==> run a: inputs <==
// Calculator2_0
module Calculator2_0(clk, rst, col, btn, btnres, fil, Sseg, anodos);
==> flow/config.mk <==
export PLATFORM = sky130hd
export DESIGN_NAME = Calculator2_0
export DESIGN_NICKNAME = Calculator2_0
export VERILOG_FILES = /design/flow/design.v
export SDC_FILE = /design/flow/constraint.sdc
export NUM_CORES = 4
export LEC_CHECK = 0
export CAP_MARGIN = 40
export CORE_ASPECT_RATIO = 1.71
export CORE_MARGIN = 2
export CORE_UTILIZATION = 66
export MAX_ROUTING_LAYER = met4
export SLEW_MARGIN = 20
==> flow/constraint.sdc <==
create_clock -name core_clock -period 89.1 [get_ports {clk}]
set_input_delay 17.8200 -clock core_clock [delete_from_list [all_inputs] [get_ports {clk}]]
set_output_delay 17.8200 -clock core_clock [all_outputs]
set_load 0.01 [all_outputs]
run.sh (not shown) runs the stock make flow with config.mk's settings and CLKGATE_MAP_FILE=.
==> run b: changes against run a <==
--- a/flow/config.mk
+++ b/flow/config.mk
@@ -6,8 +6,11 @@
 export NUM_CORES = 4
 export LEC_CHECK = 0
-export CAP_MARGIN = 40
-export CORE_ASPECT_RATIO = 1.71
+export ABC_AREA = 1
+export CAP_MARGIN = 20
 export CORE_MARGIN = 2
-export CORE_UTILIZATION = 66
-export MAX_ROUTING_LAYER = met4
+export CORE_UTILIZATION = 72
+export CTS_CLUSTER_DIAMETER = 365
+export CTS_CLUSTER_SIZE = 99
+export PLACE_DENSITY = 0.43
 export SLEW_MARGIN = 20
+export TNS_END_PERCENT = 40
==> flow/constraint.sdc (replaced) <==
create_clock -name core_clock -period 60.0 [get_ports {clk}]
set_input_delay 12.0000 -clock core_clock [delete_from_list [all_inputs] [get_ports {clk}]]
set_output_delay 12.0000 -clock core_clock [all_outputs]
set_load 0.01 [all_outputs]
==> run c: changes against run a <==
--- a/flow/config.mk
+++ b/flow/config.mk
@@ -6,8 +6,10 @@
 export NUM_CORES = 4
 export LEC_CHECK = 0
-export CAP_MARGIN = 40
-export CORE_ASPECT_RATIO = 1.71
+export CAP_MARGIN = 10
+export CORE_ASPECT_RATIO = 0.53
 export CORE_MARGIN = 2
-export CORE_UTILIZATION = 66
-export MAX_ROUTING_LAYER = met4
+export CORE_UTILIZATION = 60
+export GPL_ROUTABILITY_DRIVEN = 1
+export HOLD_SLACK_MARGIN = -0.07
+export MIN_ROUTING_LAYER = met1
 export SLEW_MARGIN = 20
==> flow/constraint.sdc (replaced) <==
create_clock -name core_clock -period 83.3 [get_ports {clk}]
set_input_delay 16.6600 -clock core_clock [delete_from_list [all_inputs] [get_ports {clk}]]
set_output_delay 16.6600 -clock core_clock [all_outputs]
set_load 0.01 [all_outputs]
==> qor summary <==
Number of buffers added by the clock tree synthesis step: run b -; run c 23; run a 23
Placed cell count: run b 12,969; run c 10,985; run a 9,311
Share of the core filled by cells before placement: run b 72.88%; run c 60.43%; run a 66.26%
Post-Place Cell Area: run b 80,730 µm²; run c 76,120 µm²; run a 64,250 µm²
Fraction of the mapped netlist area in simple logic gates: run b 41.55%; run c 26.49%; run a 26.49%
Cells after synthesis: run b 9,809; run c 7,700; run a 7,700
Cts-stage hold buffer count: run b -; run c 0; run a 0
Sinks on the clock net: run b -; run c 288; run a 288
Synthesized-area fraction occupied by ao, oa, aoi and oai cells: run b 14.52%; run c 31.67%; run a 31.67%
Standard-cell row count: run b 107; run c 82; run a 141
Result of the run: run b stopped before the end; run c stopped before the end; run a stopped before the end
Last stage reached: run b 4_1_cts; run c 5_1_grt; run a 5_1_grt
Post-CTS setup-driven buffer insertion count: run b -; run c 502; run a 203
Synth Area in Adders: run b 16.09%; run c 17.62%; run a 17.62%
Post-DP HPWL: run b 205,800 µm; run c 185,200 µm; run a 156,400 µm
Number of cells in Yosys stat: run b 9,809; run c 7,700; run a 7,700


==> inputs of build 91 <==
Calculator2_0 again, from the RTL that the note above started with.
==> flow/config.mk <==
export PLATFORM = sky130hd
export DESIGN_NAME = Calculator2_0
export DESIGN_NICKNAME = Calculator2_0
export VERILOG_FILES = /design/flow/design.v
export SDC_FILE = /design/flow/constraint.sdc
export NUM_CORES = 4
export LEC_CHECK = 0
export CAP_MARGIN = 10
export CORE_ASPECT_RATIO = 0.62
export CORE_MARGIN = 2
export CORE_UTILIZATION = 66
export GPL_ROUTABILITY_DRIVEN = 1
export HOLD_SLACK_MARGIN = -0.07
export MAX_ROUTING_LAYER = met4
export MIN_ROUTING_LAYER = met1
export SLEW_MARGIN = 20
==> flow/constraint.sdc <==
create_clock -name core_clock -period 93.7 [get_ports {clk}]
set_input_delay 18.7400 -clock core_clock [delete_from_list [all_inputs] [get_ports {clk}]]
set_output_delay 18.7400 -clock core_clock [all_outputs]
set_load 0.01 [all_outputs]
==> build 10: changes against build 91 <==
- CORE_UTILIZATION: 66 -> 41
- MAX_ROUTING_LAYER: met4 -> default
- PLACE_DENSITY_LB_ADDON: default -> 0.01
==> flow/constraint.sdc (replaced) <==
create_clock -name core_clock -period 115.0 [get_ports {clk}]
set_input_delay 23.0000 -clock core_clock [delete_from_list [all_inputs] [get_ports {clk}]]
set_output_delay 23.0000 -clock core_clock [all_outputs]
set_load 0.01 [all_outputs]
==> trial 66: changes against build 91 <==
- ABC_AREA: default -> 1
- CORE_UTILIZATION: 66 -> 72
- CTS_CLUSTER_SIZE: default -> 72
- HOLD_SLACK_MARGIN: -0.07 -> 0.3
- MAX_ROUTING_LAYER: met4 -> default
- PLACE_DENSITY_LB_ADDON: default -> 0.27
- SETUP_SLACK_MARGIN: default -> -2.0
- TNS_END_PERCENT: default -> 80
==> flow/constraint.sdc (replaced) <==
create_clock -name core_clock -period 50.2 [get_ports {clk}]
set_input_delay 10.0400 -clock core_clock [delete_from_list [all_inputs] [get_ports {clk}]]
set_output_delay 10.0400 -clock core_clock [all_outputs]
set_load 0.01 [all_outputs]
==> results <==
Chip area estimate from yosys synthesis: trial 66 62300 um2; build 91 57000 um2; build 10 57000 um2
Horizontal die dimension: trial 66 378 um; build 91 377 um; build 10 478 um
Basic-gate share of the synthesized area counting and, or, nand and nor cells: trial 66 41.5%; build 91 26.5%; build 10 26.5%
Post-synthesis instance area: trial 66 62300 um2; build 91 57000 um2; build 10 57000 um2
Register area share after synthesis: trial 66 9.25%; build 91 10.1%; build 10 10.1%
Area share of the leading cell type in the synthesized netlist: trial 66 13.6%; build 91 14.9%; build 10 14.9%
Die Footprint: trial 66 89000 um2; build 91 88900 um2; build 10 142000 um2
Post CTS Setup Buffer Count: trial 66 -; build 91 68; build 10 4
Count of placed standard cells including taps: trial 66 12993; build 91 8971; build 10 9470
CTS Buf Count: trial 66 -; build 91 26; build 10 27
Complex Gates by Area: trial 66 14.5%; build 91 31.7%; build 10 31.7%
Multiplexer share of the synthesized area: trial 66 0.0722%; build 91 4.24%; build 10 4.24%
Dpl ws: trial 66 -30.72 ns; build 91 -4.64 ns; build 10 -1.34 ns
Result of the run: trial 66 stopped before the end; build 91 stopped before the end; build 10 complete, no violations
Failing step: trial 66 clock tree synthesis (4_1_cts); build 91 global routing (5_1_grt); build 10 -
Hold_buf cts: trial 66 -; build 91 0; build 10 0
Cell Type Count: trial 66 104; build 91 193; build 10 193
Total clock sinks: trial 66 -; build 91 288; build 10 288
Site row count: trial 66 84; build 91 84; build 10 107


==> v8 <==
Starting RTL as in the previous note.
==> flow/design.v (excerpt) <==
module Calculator2_0(clk, rst, col, btn, btnres, fil, Sseg, anodos);
Settings: LEC_CHECK=0, ABC_AREA=1, CAP_MARGIN=20, CORE_ASPECT_RATIO=0.51, CORE_MARGIN=4, CORE_UTILIZATION=46, CTS_CLUSTER_DIAMETER=357, GPL_ROUTABILITY_DRIVEN=0, GPL_TIMING_DRIVEN=1, MAX_ROUTING_LAYER=met5, MIN_ROUTING_LAYER=met1, PLACE_DENSITY_LB_ADDON=0.04, SLEW_MARGIN=20; clock period 103.0 ns.
==> v32: changes against v8 <==
==> flow/config.mk (replaced) <==
export PLATFORM = sky130hd
export DESIGN_NAME = Calculator2_0
export DESIGN_NICKNAME = Calculator2_0
export VERILOG_FILES = /design/flow/design.v
export SDC_FILE = /design/flow/constraint.sdc
export NUM_CORES = 4
export LEC_CHECK = 0
export CAP_MARGIN = 20
export CORE_ASPECT_RATIO = 1.76
export CORE_MARGIN = 2
export CORE_UTILIZATION = 40
export CTS_CLUSTER_DIAMETER = 381
export CTS_CLUSTER_SIZE = 30
export PLACE_DENSITY_LB_ADDON = 0.18
export SLEW_MARGIN = 20
==> flow/constraint.sdc (replaced) <==
create_clock -name core_clock -period 110.0 [get_ports {clk}]
set_input_delay 22.0000 -clock core_clock [delete_from_list [all_inputs] [get_ports {clk}]]
set_output_delay 22.0000 -clock core_clock [all_outputs]
set_load 0.01 [all_outputs]
==> qor summary <==
metric	v32	v8
Fraction of area in non-clock buffers	2.90%	1.45%
DIE AREA	146,000 um^2	142,000 um^2
Met3 routed wirelength	4910 um	22,300 um
Initial antenna violation count	0	2
Run status	finished clean	finished clean
Antenna diode instance count	0	1
Number of nets in the finished design	8,495	10,600
Area post-placement	59,700 um^2	64,300 um^2
Chip area from the yosys synthesis statistics	57,000 um^2	62,300 um^2
Combinational fraction of the cell area	81.0%	75.0%
Fraction of post-synthesis cell area in the top cell type by area	14.9%	13.6%
Largest fanout of any net on the critical path	23	26
Yosys Instances	7,700	9,809
Final HPWL DP	157,000 um	163,000 um
Worst R2R End	bardisp.Sseg3[0]	bardisp.Sseg5[0]
Gate Area	49,400 um^2	49,300 um^2
Synth-to-layout area growth	7.04%	5.40%
Share of synthesized cell area in and, or, nand and nor gates	26.5%	41.5%


==> v17 <==
Calculator2_0 again, from the RTL that the note above started with.
Settings: LEC_CHECK=0, ABC_AREA=1, CAP_MARGIN=10, CORE_ASPECT_RATIO=1.46, CORE_MARGIN=2, CORE_UTILIZATION=61, GPL_ROUTABILITY_DRIVEN=1, HOLD_SLACK_MARGIN=-0.07, MIN_ROUTING_LAYER=met1, SLEW_MARGIN=20, TNS_END_PERCENT=5; clock period 64.3 ns.
==> v36: changes against v17 <==
Settings changed: ABC_AREA 1 to unset, CAP_MARGIN 10 to 20, CORE_ASPECT_RATIO 1.46 to unset, CORE_UTILIZATION 61 to 58, GPL_ROUTABILITY_DRIVEN 1 to unset, HOLD_SLACK_MARGIN -0.07 to unset, MIN_ROUTING_LAYER met1 to unset, TNS_END_PERCENT 5 to unset.
==> flow/constraint.sdc (replaced) <==
create_clock -name core_clock -period 58.3 [get_ports {clk}]
set_input_delay 11.6600 -clock core_clock [delete_from_list [all_inputs] [get_ports {clk}]]
set_output_delay 11.6600 -clock core_clock [all_outputs]
set_load 0.01 [all_outputs]
==> v25: changes against v17 <==
Settings changed: ABC_AREA 1 to unset, CAP_MARGIN 10 to 5, CORE_ASPECT_RATIO 1.46 to 1.82, CORE_UTILIZATION 61 to 72, GPL_ROUTABILITY_DRIVEN 1 to unset, HOLD_SLACK_MARGIN -0.07 to unset, MAX_ROUTING_LAYER set to met4, MIN_ROUTING_LAYER met1 to unset, SETUP_SLACK_MARGIN set to -1.23, TNS_END_PERCENT 5 to unset.
==> flow/constraint.sdc (replaced) <==
create_clock -name core_clock -period 88.6 [get_ports {clk}]
set_input_delay 17.7200 -clock core_clock [delete_from_list [all_inputs] [get_ports {clk}]]
set_output_delay 17.7200 -clock core_clock [all_outputs]
set_load 0.01 [all_outputs]
==> ci_impl_report.md <==
## Synthesis and layout report

| Metric | Value |
|---|---|
| Status | `failed layout checks` |
| Mapped cell area | `approximately 0.057 mm²` |
| Num CTS Buffers | `28` |
| Setup-failing EPs final | `approximately 43` |
| Total Routing Usage GR | `44.7%` |
| Yosys simple share | `a little over a quarter` |
| GRT met3 Usage | `7.57%` |
| Distinct lib cells used | `between 150 and 200` |
| Yosys aoi share | `between 30% and 40%` |
| Height of the die | `318 µm` |
| Max cap viols | `1` |
| Placement Setup Slack | `-32.39 ns` |
| Cell total in the yosys stat output | `7,700` |
| Final Max Tran Viols | `2` |
| Layout Check Fails | `capacitance limit, slew limit, setup timing` |
| Setup slack after layout | `-40.20 ns` |
| Yosys synthesis chip area | `0.0570 mm²` |
[end of results for v36]
==> ci_impl_report.md <==
## Synthesis and layout report

| Metric | Value |
|---|---|
| Final Max Tran Viols | `0` |
| Setup-failing EPs final | `about 42` |
| Top cells, area | `ha_1 15%, dfxtp_1 10%, nand2_1 5.5%` |
| Layout Check Fails | `setup timing` |
| Yosys synthesis chip area | `between 0.05 and 0.06 mm²` |
| GRT met3 Usage | `between 20 and 25%` |
| Cell total in the yosys stat output | `7,700` |
| Yosys aoi share | `31.7%` |
| Num CTS Buffers | `22` |
| Status | `failed layout checks` |
| Placement Setup Slack | `-4.08 ns` |
| Setup slack after layout | `-3.67 ns` |
| Max cap viols | `0` |
| Height of the die | `384 µm` |
[end of results for v25]
==> ci_impl_report.md <==
### Flow metrics

| Metric | Value |
|---|---|
| Status | `aborted with a tool error` |
| Yosys synthesis chip area | `0.0623 mm²` |
| Num CTS Buffers | `24` |
| Failed at | `5_1_grt` |
| Run Error | `[ERROR GRT-0116] Global routing finished with congestion. Check the congestion regions in the DRC Viewer.` |
| Synth Area in Adders | `16.1%` |
| Mapped cell area | `0.0623 mm²` |
| GRT met3 Usage | `63.2%` |
| Distinct lib cells used | `104` |
| Total Routing Usage GR | `around four fifths` |
| Yosys simple share | `41.5%` |
| Cell total in the yosys stat output | `9,809` |
| Init Core Util | `61.6%` |
| Yosys aoi share | `between 10% and 20%` |
[end of results for v17]
